==> inputs of raven <==
==> flow/design.v (excerpt) <==
module yuv422_to_rgb (
input             pclk               ,  
input             presetn            ,  
input      [31:0] paddr              ,  
input      [31:0] pwdata             ,  
output reg [31:0] prdata             ,  
input         	  pwrite             ,  
input         	  psel               ,  
input         	  penable            , 
output            pslverr            ,  
output            pready             ,  
output reg        irq                ,  
output reg [95:0] rgb_out               
);
clock: 11.9 ns
lec_check: 0
abc_area: 1
cap_margin: 20
cell_pad_in_sites_detail_placement: 0
core_margin: 2
core_utilization: 47
gpl_timing_driven: 0
min_routing_layer: met2
place_density_lb_addon: 0.26
slew_margin: 20
tns_end_percent: 100
run.sh (not shown) runs the stock make flow with config.mk's settings and CLKGATE_MAP_FILE=.
==> quartz (differences from raven) <==
--- a/flow/config.mk
+++ b/flow/config.mk
@@ -11,7 +11,7 @@
 export CORE_MARGIN = 2
-export CORE_UTILIZATION = 47
-export GPL_TIMING_DRIVEN = 0
-export MIN_ROUTING_LAYER = met2
-export PLACE_DENSITY_LB_ADDON = 0.26
+export CORE_UTILIZATION = 58
+export HOLD_SLACK_MARGIN = 0.08
+export MIN_ROUTING_LAYER = met1
+export PLACE_DENSITY_LB_ADDON = 0.19
 export SLEW_MARGIN = 20
-export TNS_END_PERCENT = 100
+export TNS_END_PERCENT = 10
==> flow/constraint.sdc (replaced) <==
create_clock -name core_clock -period 5.84 [get_ports {pclk}]
set_input_delay 1.1680 -clock core_clock [delete_from_list [all_inputs] [get_ports {pclk}]]
set_output_delay 1.1680 -clock core_clock [all_outputs]
set_load 0.01 [all_outputs]
==> juniper (differences from raven) <==
==> flow/config.mk (replaced) <==
export PLATFORM = sky130hd
export DESIGN_NAME = yuv422_to_rgb
export DESIGN_NICKNAME = yuv422_to_rgb
export VERILOG_FILES = /design/flow/design.v
export SDC_FILE = /design/flow/constraint.sdc
export NUM_CORES = 4
export LEC_CHECK = 0
export CAP_MARGIN = 20
export CELL_PAD_IN_SITES_GLOBAL_PLACEMENT = 3
export CORE_MARGIN = 2
export CORE_UTILIZATION = 40
export GPL_TIMING_DRIVEN = 0
export SLEW_MARGIN = 20
==> flow/constraint.sdc (replaced) <==
create_clock -name core_clock -period 9.0 [get_ports {pclk}]
set_input_delay 1.8000 -clock core_clock [delete_from_list [all_inputs] [get_ports {pclk}]]
set_output_delay 1.8000 -clock core_clock [all_outputs]
set_load 0.01 [all_outputs]
==> willow (differences from raven) <==
==> flow/config.mk (replaced) <==
export PLATFORM = sky130hd
export DESIGN_NAME = yuv422_to_rgb
export DESIGN_NICKNAME = yuv422_to_rgb
export VERILOG_FILES = /design/flow/design.v
export SDC_FILE = /design/flow/constraint.sdc
export NUM_CORES = 4
export LEC_CHECK = 0
export CAP_MARGIN = 20
export CORE_MARGIN = 2
export CORE_UTILIZATION = 62
export PLACE_DENSITY = 0.42
export SLEW_MARGIN = 20
==> flow/constraint.sdc (replaced) <==
create_clock -name core_clock -period 6.88 [get_ports {pclk}]
set_input_delay 1.3760 -clock core_clock [delete_from_list [all_inputs] [get_ports {pclk}]]
set_output_delay 1.3760 -clock core_clock [all_outputs]
set_load 0.01 [all_outputs]
==> ci_impl_report.md <==
### Metrics collected by this job

| Metric | Value |
|---|---|
| Area growth syn-to-layout | 22.2% |
| Setup-failing EPs final | 50 |
| Max-slew headroom at the worst pin | 0.368 |
| R2R Path Start | v0[2] |
| Worst hold endpoint | conv0.pixel_ready |
| Vias | 26261 |
| Top cells by count, synth | 885 x nand2_1, 636 x inv_1, 462 x ha_1 |
| Status | failed layout checks |
| Layout violations | setup timing |
| Die width | 235 um |
| Worst Setup Slack, final | -626 ps |
(the above is from quartz)
==> ci_impl_report.md <==
### Metrics collected by this job

| Metric | Value |
|---|---|
| Vias | 20834 |
| Critical Path RT | 9530 ps |
| Die width | 276 um |
| Top cells by count, synth | 462 x ha_1, 404 x inv_1, 354 x dfrtp_1 |
| Worst Setup Slack, final | 592 ps |
| Clk_buf instances | 56 |
| Startpoint Class | flip-flop |
| Setup crit end kind | flip-flop |
| Max Fclk | 119 MHz |
| Top logic family | adder cells |
| Hold buffer count at cts | 0 |
| Max-slew headroom at the worst pin | 0.329 |
| R2R Path Start | v1[7] |
| Worst hold endpoint | conv0.pixel_ready |
| Area growth syn-to-layout | 15.0% |
| Setup-failing EPs final | 0 |
| Flop count | 355 |
| Status | timing/DRC/antenna clean |
(the above is from juniper)
==> ci_impl_report.md <==
### Metrics collected by this job

| Metric | Value |
|---|---|
| Max-slew headroom at the worst pin | 0.371 |
| Status | timing/DRC/antenna clean |
| Chip area | 0.0679 mm2 |
| Setup-failing EPs final | 0 |
| Top cells by count, synth | 885 x nand2_1, 636 x inv_1, 462 x ha_1 |
| Vias in the first global route | 39324 |
| Worst hold endpoint | irq |
| Vias | 35932 |
| Die width | 261 um |
| Crit Path Max Fanout | 13 |
| R2R Path Start | v1[7] |
| Worst Setup Slack, final | 3190 ps |
(the above is from raven)
==> ci_impl_report.md <==
### Metrics collected by this job

| Metric | Value |
|---|---|
| Vias | 21802 |
| Setup TNS | -1380 ps |
| Status | failed layout checks |
| Starting DRC count in detailed routing | 1263 |
| Post-Syn Instances | 2765 |
| Worst Setup Slack, final | -115 ps |
| Top cells by count, synth | 462 x ha_1, 404 x inv_1, 354 x dfrtp_1 |
| Die width | 223 um |
| Worst hold endpoint | conv2.pixel_ready |
| Max-slew headroom at the worst pin | 0.259 |
| R2R Path Start | v0[2] |
| Layout violations | setup timing |
| Async S/R FF share, synth | 1.00 |
| Setup-failing EPs final | 16 |
(the above is from willow)

==> build 44: inputs <==
==> flow/design.v <==
module yuv_to_rgb (
input            clk             ,  
input            rst_n           ,  
input            start_conversion,  
input      [7:0] y               , 
input      [7:0] u               ,
input      [7:0] v               ,
output reg [7:0] r               , 
output reg [7:0] g               , 
output reg [7:0] b               ,
output reg       pixel_ready        
);
parameter signed [15:0] C_1_402 = 16'h059C;   
parameter signed [15:0] C_0_344 = 16'h0160;   
parameter signed [15:0] C_0_714 = 16'h02DB;   
parameter signed [15:0] C_1_772 = 16'h0716;   
wire signed [15:0] y_s;
wire signed [15:0] u_s;
wire signed [15:0] v_s;
wire signed [31:0] r_temp;
wire signed [31:0] g_temp;
wire signed [31:0] b_temp;
assign y_s = y;
assign u_s = u - 128;   
assign v_s = v - 128;   
assign r_temp = y_s + ((v_s * C_1_402) >>> 10);
assign g_temp = y_s - ((u_s * C_0_344) >>> 10) - ((v_s * C_0_714) >>> 10);
assign b_temp = y_s + ((u_s * C_1_772) >>> 10);
always @(posedge clk or negedge rst_n)	
	if (~rst_n)	            r <= 8'h00; else
	if (start_conversion) begin	
		if (r_temp < 0)	    r <= 8'h00; else
		if (r_temp > 255) 	r <= 8'hFF; else
											    r <= r_temp[7:0];
	end
always @(posedge clk or negedge rst_n)	
	if (~rst_n)	            g <= 8'h00; else
	if (start_conversion) begin	
		if (g_temp < 0)	    g <= 8'h00; else
		if (g_temp > 255) 	g <= 8'hFF; else
											    g <= g_temp[7:0];
	end
always @(posedge clk or negedge rst_n)	
	if (~rst_n)	            b <= 8'h00; else
	if (start_conversion) begin	
		if (b_temp < 0)	    b <= 8'h00; else
		if (b_temp > 255) 	b <= 8'hFF; else
											    b <= b_temp[7:0];
	end
always @(posedge clk or negedge rst_n)
	if (~rst_n)     	        pixel_ready <= 1'b0; else
	if (pixel_ready)          pixel_ready <= 1'b0; else
	if (start_conversion)	    pixel_ready <= 1'b1;
endmodule
module yuv422_to_rgb (
input             pclk               ,  
input             presetn            ,  
input      [31:0] paddr              ,  
input      [31:0] pwdata             ,  
output reg [31:0] prdata             ,  
input         	  pwrite             ,  
input         	  psel               ,  
input         	  penable            , 
output            pslverr            ,  
output            pready             ,  
output reg        irq                ,  
output reg [95:0] rgb_out               
);
localparam IDLE    = 3'd0;
localparam LOAD    = 3'd1;
localparam CONVERT = 3'd2;
reg  [7:0] yuv_mem [0:7];     
reg  [7:0] y0;                
reg  [7:0] u0;                
reg  [7:0] y1;                
reg  [7:0] v0;                
reg  [7:0] y2;                
reg  [7:0] u1;                
reg  [7:0] y3;                
reg  [7:0] v1;                
wire [7:0] r0;                
wire [7:0] g0;                
wire [7:0] b0;                
wire [7:0] r1;                
wire [7:0] g1;                
wire [7:0] b1;                
wire [7:0] r2;                
wire [7:0] g2;                
wire [7:0] b2;                
wire [7:0] r3;                
wire [7:0] g3;                
wire [7:0] b3;                
reg        cnt_writes;        
reg  [2:0] state;             
reg        start_conversion;  
wire [3:0] result_ready;      
yuv_to_rgb conv0 (.clk(pclk), .rst_n(presetn), .start_conversion(start_conversion), .y(y0), .u(u0), .v(v0), .r(r0), .g(g0), .b(b0), .pixel_ready(result_ready[0]));
yuv_to_rgb conv1 (.clk(pclk), .rst_n(presetn), .start_conversion(start_conversion), .y(y1), .u(u0), .v(v0), .r(r1), .g(g1), .b(b1), .pixel_ready(result_ready[1]));
yuv_to_rgb conv2 (.clk(pclk), .rst_n(presetn), .start_conversion(start_conversion), .y(y2), .u(u1), .v(v1), .r(r2), .g(g2), .b(b2), .pixel_ready(result_ready[2]));
yuv_to_rgb conv3 (.clk(pclk), .rst_n(presetn), .start_conversion(start_conversion), .y(y3), .u(u1), .v(v1), .r(r3), .g(g3), .b(b3), .pixel_ready(result_ready[3]));
assign pready  = 1'b1;
assign pslverr = 1'b0;
always @(posedge pclk or negedge presetn)
	if (~presetn)	prdata <= 32'd0; else
	if (psel & ~penable & ~pwrite)	
		case(paddr[7:0])
			8'h20: prdata <= (state == IDLE) ? {32'hFFFFFFFF} : {32'd0};
			8'h30: prdata <= {rgb_out[95:72], 8'd0};   
			8'h34: prdata <= {rgb_out[71:48], 8'd0};   
			8'h38: prdata <= {rgb_out[47:24], 8'd0};   
			8'h3c: prdata <= {rgb_out[23:0], 8'd0};   
		endcase           
always @(posedge pclk or negedge presetn)
	if (~presetn)	                        cnt_writes <= 'd0; else
	if (psel & penable & pready & pwrite)	cnt_writes <= cnt_writes + 'd1;
always @(posedge pclk or negedge presetn)
	if (~presetn)	                                     start_conversion <= 1'b0; else
	if (start_conversion)                              start_conversion <= 1'b0; else
	if (psel & penable & pready & pwrite & cnt_writes) start_conversion <= 1'b1;
always @(posedge pclk or negedge presetn)
	if (~presetn)      	irq <= 1'b0; else
	if (irq)					  irq <= 1'b0; else
	if (&result_ready)	irq <= 1'b1;
always @(posedge pclk or negedge presetn)
	if (~presetn)	                                                  state <= IDLE; else
	case(state)
		IDLE    : if (psel & ~penable & pwrite)                       state <= LOAD;     
		LOAD    : if (psel & penable & pready & pwrite & cnt_writes)  state <= CONVERT;  
		CONVERT : if (&result_ready)                                  state <= IDLE;     
	endcase
always @(posedge pclk or negedge presetn)
	if (~presetn) begin	yuv_mem[0] <= 8'd0;
	                    yuv_mem[1] <= 8'd0;
	                    yuv_mem[2] <= 8'd0;
	                    yuv_mem[3] <= 8'd0;
	                    yuv_mem[4] <= 8'd0;
	                    yuv_mem[5] <= 8'd0;
	                    yuv_mem[6] <= 8'd0;
	                    yuv_mem[7] <= 8'd0; end else
	if (psel & pwrite & ~penable) 
		case (paddr[7:0])                               
      8'h10: begin yuv_mem[0] <= pwdata[7:0];           
									 yuv_mem[1] <= pwdata[15:8];          
									 yuv_mem[2] <= pwdata[23:16];         
									 yuv_mem[3] <= pwdata[31:24]; end     
      8'h14: begin yuv_mem[4] <= pwdata[7:0];           
                   yuv_mem[5] <= pwdata[15:8];          
                   yuv_mem[6] <= pwdata[23:16];         
                   yuv_mem[7] <= pwdata[31:24]; end     
    endcase
always @(posedge pclk or negedge presetn)
	if (~presetn)	            rgb_out <= 96'd0; else
	if (&result_ready)	      rgb_out <= {r0, g0, b0, r1, g1, b1, r2, g2, b2, r3, g3, b3};  
always @(posedge pclk or negedge presetn)
	if (~presetn)	                    y0 <= 'd0; else
	if ((state == LOAD) & cnt_writes) y0 <= yuv_mem[0];
always @(posedge pclk or negedge presetn)
	if (~presetn)	                    u0 <= 'd0; else
	if ((state == LOAD) & cnt_writes) u0 <= yuv_mem[1];
always @(posedge pclk or negedge presetn)
	if (~presetn)	                    y1 <= 'd0; else
	if ((state == LOAD) & cnt_writes) y1 <= yuv_mem[2];
always @(posedge pclk or negedge presetn)
	if (~presetn)	                    v0 <= 'd0; else
	if ((state == LOAD) & cnt_writes) v0 <= yuv_mem[3];
always @(posedge pclk or negedge presetn)
	if (~presetn)	                    y2 <= 'd0; else
	if ((state == LOAD) & cnt_writes) y2 <= yuv_mem[4];
always @(posedge pclk or negedge presetn)
	if (~presetn)	                    u1 <= 'd0; else
	if ((state == LOAD) & cnt_writes) u1 <= yuv_mem[5];
always @(posedge pclk or negedge presetn)
	if (~presetn)	                    y3 <= 'd0; else
	if ((state == LOAD) & cnt_writes) y3 <= yuv_mem[6];
always @(posedge pclk or negedge presetn)
	if (~presetn)	                    v1 <= 'd0; else
	if ((state == LOAD) & cnt_writes) v1 <= yuv_mem[7];
endmodule
==> flow/run.sh <==
#!/bin/bash
# the make line also repeats each setting of config.mk as NAME=value (left out here)
make -C /OpenROAD-flow-scripts/flow DESIGN_CONFIG=/design/flow/config.mk WORK_HOME=/design/flow/orfs CLKGATE_MAP_FILE= finish
==> flow/config.mk <==
export PLATFORM = sky130hd
export DESIGN_NAME = yuv422_to_rgb
export DESIGN_NICKNAME = yuv422_to_rgb
export VERILOG_FILES = /design/flow/design.v
export SDC_FILE = /design/flow/constraint.sdc
export NUM_CORES = 4
export LEC_CHECK = 0
export ABC_AREA = 1
export CAP_MARGIN = 20
export CELL_PAD_IN_SITES_DETAIL_PLACEMENT = 0
export CORE_MARGIN = 2
export CORE_UTILIZATION = 71
export HOLD_SLACK_MARGIN = -0.09
export MIN_ROUTING_LAYER = met1
export PLACE_DENSITY_LB_ADDON = 0.27
export SLEW_MARGIN = 20
export TNS_END_PERCENT = 75
==> flow/constraint.sdc <==
create_clock -name core_clock -period 4.64 [get_ports {pclk}]
set_input_delay 0.9280 -clock core_clock [delete_from_list [all_inputs] [get_ports {pclk}]]
set_output_delay 0.9280 -clock core_clock [all_outputs]
set_load 0.01 [all_outputs]
==> build 51: changes against build 44 <==
ABC_AREA = unset   (was 1)
CELL_PAD_IN_SITES_DETAIL_PLACEMENT = unset   (was 0)
CORE_UTILIZATION = 61   (was 71)
HOLD_SLACK_MARGIN = unset   (was -0.09)
MIN_ROUTING_LAYER = unset   (was met1)
PLACE_DENSITY_LB_ADDON = unset   (was 0.27)
TNS_END_PERCENT = unset   (was 75)
==> flow/constraint.sdc (replaced) <==
create_clock -name core_clock -period 6.13 [get_ports {pclk}]
set_input_delay 1.2260 -clock core_clock [delete_from_list [all_inputs] [get_ports {pclk}]]
set_output_delay 1.2260 -clock core_clock [all_outputs]
set_load 0.01 [all_outputs]
==> trial 12: changes against build 44 <==
ABC_AREA = 0   (was 1)
CAP_MARGIN = 10   (was 20)
CORE_UTILIZATION = 72   (was 71)
CTS_CLUSTER_DIAMETER = 103   (was unset)
HOLD_SLACK_MARGIN = 0.08   (was -0.09)
PLACE_DENSITY_LB_ADDON = unset   (was 0.27)
SETUP_SLACK_MARGIN = 2.12   (was unset)
TNS_END_PERCENT = 5   (was 75)
==> flow/constraint.sdc (replaced) <==
create_clock -name core_clock -period 15.2 [get_ports {pclk}]
set_input_delay 3.0400 -clock core_clock [delete_from_list [all_inputs] [get_ports {pclk}]]
set_output_delay 3.0400 -clock core_clock [all_outputs]
set_load 0.01 [all_outputs]
==> impl_metrics.tcl <==
# metrics dict for downstream scripts
set metrics [dict create \
    status "failed layout checks" \
    so_faults "setup timing" \
    syn_inst 2765 \
    coreArea_mm2 0.04785 \
    rows 80 \
    synth.most_common_cell "ha_1" \
    simple_gate_share 0.07148 \
    hpwlAfterDp_mm 63.86 \
    core_util_floorplan 0.6194 \
    top_cells_by_area "dfrtp_1, ha_1, fa_1, mux2_2, inv_1" \
    fin_ws_ps -848.4 \
    final-setup-viol-count 64 \
]
Source of the figures above: build 51

==> impl_metrics.tcl <==
# yosys + openroad results
set metrics [dict create \
    synth.most_common_cell "nand2_1" \
    syn_inst 3764 \
    hpwlAfterDp_mm 77.46 \
    status "stopped before the end" \
    core_util_floorplan 0.7187 \
    haltStage "global routing" \
    coreArea_mm2 0.04308 \
    tool.error "[ERROR GRT-0232] Routing congestion too high. Check the congestion heatmap in the GUI." \
]
Source of the figures above: build 44

==> impl_metrics.tcl <==
# metrics dict for downstream scripts
set metrics [dict create \
    path_clk_slew_ps 60 \
    rows 74 \
    syn_inst 2765 \
    postRouteAntennaNets 0 \
    status "timing/DRC/antenna clean" \
    r2r_cells 28 \
    synth.most_common_cell "ha_1" \
    endpoint_kind "register" \
    top_cells_by_area "dfrtp_1, ha_1, fa_1, mux2_2, inv_1" \
    core_util_floorplan 0.7274 \
    hpwlAfterDp_mm 58.88 \
    simple_gate_share 0.07148 \
]
Source of the figures above: trial 12

